## job 5036
Design tt_um_control_top, start of the top module:
module tt_um_control_top #(
  parameter ADDRW = 24,
  parameter OPCODEW = 2,
  parameter REQ_QDEPTH = 4,
  parameter COMP_QDEPTH = 4
  ) (
    input  wire       ena,       
    input  wire       clk,       
    input  wire       rst_n,     
    input  wire [7:0] ui_in, 
    output wire [7:0] uo_out, 
    input  wire [7:0] uio_in,     
    output wire [7:0] uio_out, 
    output wire [7:0] uio_oe      
);
Size: about 4,300 cells after synthesis, about 860 flip-flops, ~43 I/O pins, roughly 37,000 um2 of cells after synthesis.
make LEC_CHECK=0 ABC_AREA=1 CAP_MARGIN=20 CORE_MARGIN=2 CORE_UTILIZATION=72 CTS_CLUSTER_DIAMETER=225 CTS_CLUSTER_SIZE=10 SETUP_SLACK_MARGIN=0.48 SLEW_MARGIN=20 finish   # period 3.31 ns
run.sh (not shown) runs the stock make flow with config.mk's settings and CLKGATE_MAP_FILE=.
Modified inputs, job 5056 compared to job 5036
- changing CORE_UTILIZATION from 72 to 71
- removing CTS_CLUSTER_DIAMETER (formerly 225)
- removing CTS_CLUSTER_SIZE (formerly 10)
- removing SETUP_SLACK_MARGIN (formerly 0.48)
- changing the clock period (ns, I/O delays scaled along) from 3.31 to 4.64
--- outcome ---
Number of standard cells in the final layout excluding fillers for job 5056 is lower than for job 5036. On multi-input combinational area share, job 5036 and job 5056 are basically level. Relative to job 5036, amount of wire on met3 after detailed routing decreased by 580 um in job 5056. Looking only at via count, and setting everything else aside, the higher value of job 5036 and job 5056 goes to job 5036. In job 5056, fraction of the core area covered by cells at the end of the flow is lower than in job 5036. Routed wire in job 5056 totals less than in job 5036. Per the comparison of job 5056 with job 5036, power share of the combinational group down 2.4 points; global-route wire length before repair down about 1.7%; number of nets in the layout down about 1.7%; routability-driven placement congestion ratio up 0.36%; worst-case setup margin in the final layout up 60 ps.
> inputs changed (job 5056 -> job 7141)
- an added PLACE_DENSITY_LB_ADDON of 0.14
- a change of CORE_UTILIZATION from 71 to 58
- a change of the clock period (ns, I/O delays scaled along) from 4.64 to 5.88
[summary]
Taking job 5056 as the reference point, the number of cells on the critical path of job 7141 rises by 1. Job 7141 vs. job 5056: power consumption now sits lower, count of clock-buffer cells in the layout fell 3.
The following lists how job 5186 was set up differently from job 7141:
- a deleted PLACE_DENSITY_LB_ADDON that had been 0.14
- a deleted ABC_AREA that had been 1
- an added CTS_CLUSTER_SIZE of 23
- a change of CORE_UTILIZATION from 58 to 70
- a change of the clock period (ns, I/O delays scaled along) from 5.88 to 3.26
Notes after the runs:
- Job 5186 finished every step from synthesis to the final layout, and the layout passed the timing, DRC and antenna checks.
- Job 5186 against job 7141: tapcell count has decreased, maximum single-stage delay on the critical path has decreased, global-route usage has increased.
- The slew at the pin closest to its max-slew limit number comes out higher for job 7141 vs job 5186.
- When the final numbers for job 5186 and job 7141 were put side by side, the synthesis-to-finish area growth turned out to be smaller in job 7141.
- As far as area fraction in full adders, half adders and majority gates is concerned, job 7141 and job 5186 perform about the same.
- Synthesized cell count (lower): job 5186
- Compared with job 7141, job 5186 shows a higher global routing usage on met2.
Inputs modified between job 5186 and job 2967:
- a change of CORE_UTILIZATION from 70 to 72
- an added ABC_AREA of 1
- an added CORE_ASPECT_RATIO of 0.99
- a change of CAP_MARGIN from 20 to 0
- a change of SLEW_MARGIN from 20 to 40
- an added SETUP_SLACK_MARGIN of 0.77
- an added CTS_CLUSTER_DIAMETER of 397
- a change of CTS_CLUSTER_SIZE from 23 to 15
- an added HOLD_SLACK_MARGIN of -0.09
- an added PLACE_DENSITY_LB_ADDON of 0.03
Results
Job 2967 completed end to end with timing, DRC and antenna clean. Summary of job 2967 over job 5186: fraction of the mapped netlist area in simple logic gates higher; layout overhead on the synthesized area lower. Job 2967 supports a higher top clock frequency than job 5186. Looking at sequential cell fraction of total power, job 2967 sits 2.0 points above job 5186. | design area | lower: job 5186 |. Flip-flop count across job 5186 and job 2967: no real change. [job 2967 vs job 5186] compound-gate portion of the synthesized area: higher in job 2967. Between job 5186 and job 2967, global-route usage is lower for job 5186, job 2967 comes in above that. Per the comparison of job 2967 with job 5186, worst hold margin fell by 37 ps, portion of the post-synthesis area used by sequential elements went down.
> inputs changed (job 2967 -> job 933)
- a change of SETUP_SLACK_MARGIN from 0.77 to 0.9
- a change of CTS_CLUSTER_SIZE from 15 to 14
- an added TNS_END_PERCENT of 5
- a change of PLACE_DENSITY_LB_ADDON from 0.03 to 0.04
- a deleted CORE_ASPECT_RATIO that had been 0.99
- a change of CTS_CLUSTER_DIAMETER from 397 to 396
- a change of the clock period (ns, I/O delays scaled along) from 3.26 to 3.33
Results
| job 933 | all stages done | FAIL | negative hold slack |. In job 933 relative to job 2967, total length of routed wires had gone down by a few percent. Job 933 against job 2967; width of the die is down slightly. Job 933 vs. job 2967: final instance area dropped about 0.4%, worst-case setup margin in the final layout climbed 100 ps. Job 933 against job 2967: critical path arrival decreased by 50 ps relative to the old numbers, number of buffers and inverters on the critical path decreased by 1 relative to the old numbers, worst slack at placement increased by 58 ps relative to the old numbers. Compared with job 2967, in job 933 final-layout fill cell count climbed 1.1%, first-pass GRT wire length dropped 2.4%. Job 933 vs job 2967: layout buffer count excluding clock buffers down. Re clock group share of total power: job 933 and job 2967 aren't equal, and the lower value belongs to job 2967.


tt_um_control_top again, from the RTL that the note above started with.
Settings: LEC_CHECK=0, ABC_AREA=1, CAP_MARGIN=15, CELL_PAD_IN_SITES_DETAIL_PLACEMENT=1, CELL_PAD_IN_SITES_GLOBAL_PLACEMENT=3, CORE_ASPECT_RATIO=1.87, CORE_MARGIN=2, CORE_UTILIZATION=20, CTS_CLUSTER_SIZE=98, GPL_TIMING_DRIVEN=0, HOLD_SLACK_MARGIN=0.19, MAX_ROUTING_LAYER=met4, PLACE_DENSITY_LB_ADDON=0.3, SETUP_SLACK_MARGIN=2.92, SLEW_MARGIN=20, TNS_END_PERCENT=65; clock period 10.0 ns.
The starting point produced a clean layout.
==> next run, changes <==
ABC_AREA = not set   (was 1)
CAP_MARGIN = 20   (was 15)
CELL_PAD_IN_SITES_DETAIL_PLACEMENT = not set   (was 1)
CELL_PAD_IN_SITES_GLOBAL_PLACEMENT = not set   (was 3)
CORE_ASPECT_RATIO = not set   (was 1.87)
CORE_UTILIZATION = 65   (was 20)
CTS_CLUSTER_SIZE = not set   (was 98)
GPL_TIMING_DRIVEN = not set   (was 0)
HOLD_SLACK_MARGIN = not set   (was 0.19)
MAX_ROUTING_LAYER = not set   (was met4)
PLACE_DENSITY_LB_ADDON = not set   (was 0.3)
SETUP_SLACK_MARGIN = not set   (was 2.92)
TNS_END_PERCENT = not set   (was 65)
clock period = 4.49 ns   (was 10.0 ns; I/O delays follow)
After rerunning: Global-route usage grows by 16 points; non-clock buffer count shrinks by 282; worst hold slack degrades by 180 ps.
==> next run, changes <==
ABC_AREA = 1   (was not set)
CORE_UTILIZATION = 72   (was 65)
CTS_CLUSTER_DIAMETER = 225   (was not set)
clock period = 3.31 ns   (was 4.49 ns; I/O delays follow)
Worst hold slack improves by 190 ps.
Via count rose by 29%.
Area after synthesis rose by 4.6%.
Count of clock-buffer cells in the layout rose by 2.
Core utilization rose by 8.0 points.
Final area rose by 4.3%.
Non-clock buffer count rose by 43.
Critical path depth rose by 6.
Clock power rose by 37%.
Total power rose by 56%.
==> next run, changes <==
ABC_AREA = not set   (was 1)
CORE_UTILIZATION = 40   (was 72)
CTS_CLUSTER_DIAMETER = not set   (was 225)
clock period = 5.86 ns   (was 3.31 ns; I/O delays follow)
The new run went through all stages and came out clean. Critical path depth came out lower by 4. Wire length came out lower by 10%. Total power came out lower by 51%. Setup slack is better by 810 ps. Flip-flop count stays the same. Sequential share of layout area came out higher by 1.6 points. Synthesized area came out lower by 4.4%. Non-clock buffer count came out lower by 41. Global-route usage came out lower by 18 points.
==> next run, changes <==
ABC_AREA = 1   (was not set)
CORE_UTILIZATION = 72   (was 40)
PLACE_DENSITY_LB_ADDON = 0.02   (was not set)
clock period = 5.48 ns   (was 5.86 ns; I/O delays follow)
Total power went up by 23%.
Cell area rose by 2.1%.
Hold slack hardly moves.
Sequential share of layout area decreases by 1.1 points.
Global-route usage climbs by 19 points.
Routed wire length grows by about 14%.
Critical path depth went up by 2.
Synthesized cell count climbs by about 55%.
==> next run, changes <==
ABC_AREA = not set   (was 1)
CORE_UTILIZATION = 64   (was 72)
PLACE_DENSITY_LB_ADDON = not set   (was 0.02)
clock period = 14.7 ns   (was 5.48 ns; I/O delays follow)
What happened:
- cell count is lower by 28%
- final area is lower by 3.1%
- core utilization is lower by 7.7 points
- setup slack improved by 7300 ps
- synthesized area is lower by 4.4%
- first-iteration DRC count is lower by 35%
- hold slack improved by 3.4 ps
- die size is higher by 7.4%
- critical path depth is lower by 2
- power is lower by 67%


## v12
tt_um_control_top again, from the RTL that the note above started with.
## tt_um_control_top
module tt_um_control_top #(
  parameter ADDRW = 24,
  parameter OPCODEW = 2,
  parameter REQ_QDEPTH = 4,
  parameter COMP_QDEPTH = 4
  ) (
    input  wire       ena,       
    input  wire       clk,       
    input  wire       rst_n,     
    input  wire [7:0] ui_in, 
    output wire [7:0] uo_out, 
    input  wire [7:0] uio_in,     
    output wire [7:0] uio_out, 
    output wire [7:0] uio_oe      
);
==> flow/config.mk <==
export PLATFORM = sky130hd
export DESIGN_NAME = tt_um_control_top
export DESIGN_NICKNAME = tt_um_control_top
export VERILOG_FILES = /design/flow/design.v
export SDC_FILE = /design/flow/constraint.sdc
export NUM_CORES = 4
export LEC_CHECK = 0
export ABC_AREA = 1
export CAP_MARGIN = 40
export CORE_ASPECT_RATIO = 0.9
export CORE_MARGIN = 2
export CORE_UTILIZATION = 72
export CTS_CLUSTER_SIZE = 14
export HOLD_SLACK_MARGIN = 0.29
export PLACE_DENSITY_LB_ADDON = 0.03
export SETUP_SLACK_MARGIN = 0.83
export SLEW_MARGIN = 20
==> flow/constraint.sdc <==
create_clock -name core_clock -period 3.26 [get_ports {clk}]
set_input_delay 0.6520 -clock core_clock [delete_from_list [all_inputs] [get_ports {clk}]]
set_output_delay 0.6520 -clock core_clock [all_outputs]
set_load 0.01 [all_outputs]
#### Input delta (v49 over v12)
- CORE_ASPECT_RATIO: 0.9 -> unset
- CAP_MARGIN: 40 -> 20
- SETUP_SLACK_MARGIN: 0.83 -> 0.89
- CTS_CLUSTER_DIAMETER: unset -> 223
- HOLD_SLACK_MARGIN: 0.29 -> 0.3
- CTS_CLUSTER_SIZE: 14 -> 15
- PLACE_DENSITY_LB_ADDON: 0.03 -> 0.04
==> comparison <==
Portion of total power attributed to combinational logic in v49 is 0.2 points higher than in v12. Looking at cell area after layout, v49 sits below v12. Of v49 and v12, the run reporting the higher routability-driven placement congestion ratio was v12. Relative to v12, the non-clock buffer count measured on v49 has decreased by a little under 10%. Area added between synthesis and finish: lower on v49. Where final period demand of the worst path is concerned, v12 is outperformed by v49. Vias: v49 fewer than v12.
Relative to v49, the following input files were edited for v26:
- CAP_MARGIN: 20 -> 0
- CTS_CLUSTER_SIZE: 15 -> 14
- CORE_ASPECT_RATIO: unset -> 0.9
- CTS_CLUSTER_DIAMETER: 223 -> unset
- HOLD_SLACK_MARGIN: 0.3 -> -0.1
- SETUP_SLACK_MARGIN: 0.89 -> 0.81
- PLACE_DENSITY_LB_ADDON: 0.04 -> 0.03
Notes after the runs:
- v26 ran in full, but the layout does not pass; the checks complain about hold timing.
- v49 ended with every stage complete and zero timing, DRC or antenna violations.
- ~same post-route antenna net violation count in v49 and v26
- Total via count in the routed design went up by a few percent going from v49 to v26.
- Higher final layout net count was reported by v26, not v49.
Relative to v26, the following input files were edited for v18:
- swapping 0.81 for 0.88 in SETUP_SLACK_MARGIN
- swapping 0 for 20 in CAP_MARGIN
Notes after the runs:
Every stage of the flow completed for v18, and the final layout passed the timing, DRC and antenna checks. When v18 is measured against v26, its total inserted antenna cells turns out 2 higher. Taking v26 as the reference, in v18 met1 track demand over resource in global routing rose by 0.92 points, peak clock frequency supported by timing stayed essentially flat, portion of total power attributed to sequential cells stayed essentially flat, data arrival time of the critical path stayed essentially flat, number of flip-flops and latches stayed essentially flat. Design area: v18 vs v26, no meaningful difference. Between v26 and v18, the wire length of the first global-routing pass figures differ only marginally. Against v26, v18 comes in 1 lower on non-clock buffer count.
[inputs] v52 vs v18
- swapping 14 for 15 in CTS_CLUSTER_SIZE
- swapping 0.88 for 0.89 in SETUP_SLACK_MARGIN
- swapping 0.03 for 0.04 in PLACE_DENSITY_LB_ADDON
- putting CTS_CLUSTER_DIAMETER at 380 where nothing was set
- clearing CORE_ASPECT_RATIO, which used to be 0.9
[summary]
Summary of the comparison: total design power is lower in v52, relative to v18. A endpoint of the worst setup timing path of uo_out[5] is what v18 shows, while uo_out[4] belongs to v52. v52: count of cells along the worst register-to-register path higher than v18. Comparing v52 against v18, there is no change at all in cell count after synthesis. Sort v52 and v18 by first-pass GRT wire length asc -> top: v52. Re worst hold slack: v52 is 0.026 ns up on v18. Clock insertion delay at the later pin of the skew report across v52 and v18: no real change. The share of async-settable or async-resettable flops after synthesis was comparable across v52 and v18. From v18 to v52 the numbers moved as follows: data arrival at the endpoint of the critical path has decreased, sequential share of layout area has increased. Die area delta (v52 -> v18): insignificant. Setup slack of the critical path after layout in v52 is 0.045 ns above v18.
Input-level comparison between v58 and v52:
- CTS_CLUSTER_DIAMETER: 380 -> 54
- HOLD_SLACK_MARGIN: -0.1 -> unset
- SETUP_SLACK_MARGIN: 0.89 -> 0.9
- CTS_CLUSTER_SIZE: 15 -> 49
- the clock period (ns, I/O delays scaled along): 3.26 -> 3.33
Notes after the runs:
~same final cell count without fillers in v52 and v58
Routed wire length on v58 is ahead of v52.
Cell count of the worst reg-to-reg path in v58 vs v52: down 2
Between v52 and v58, combinational power share is lower for v52, v58 comes in above that.
Power is estimated from default activity; no workload was simulated.
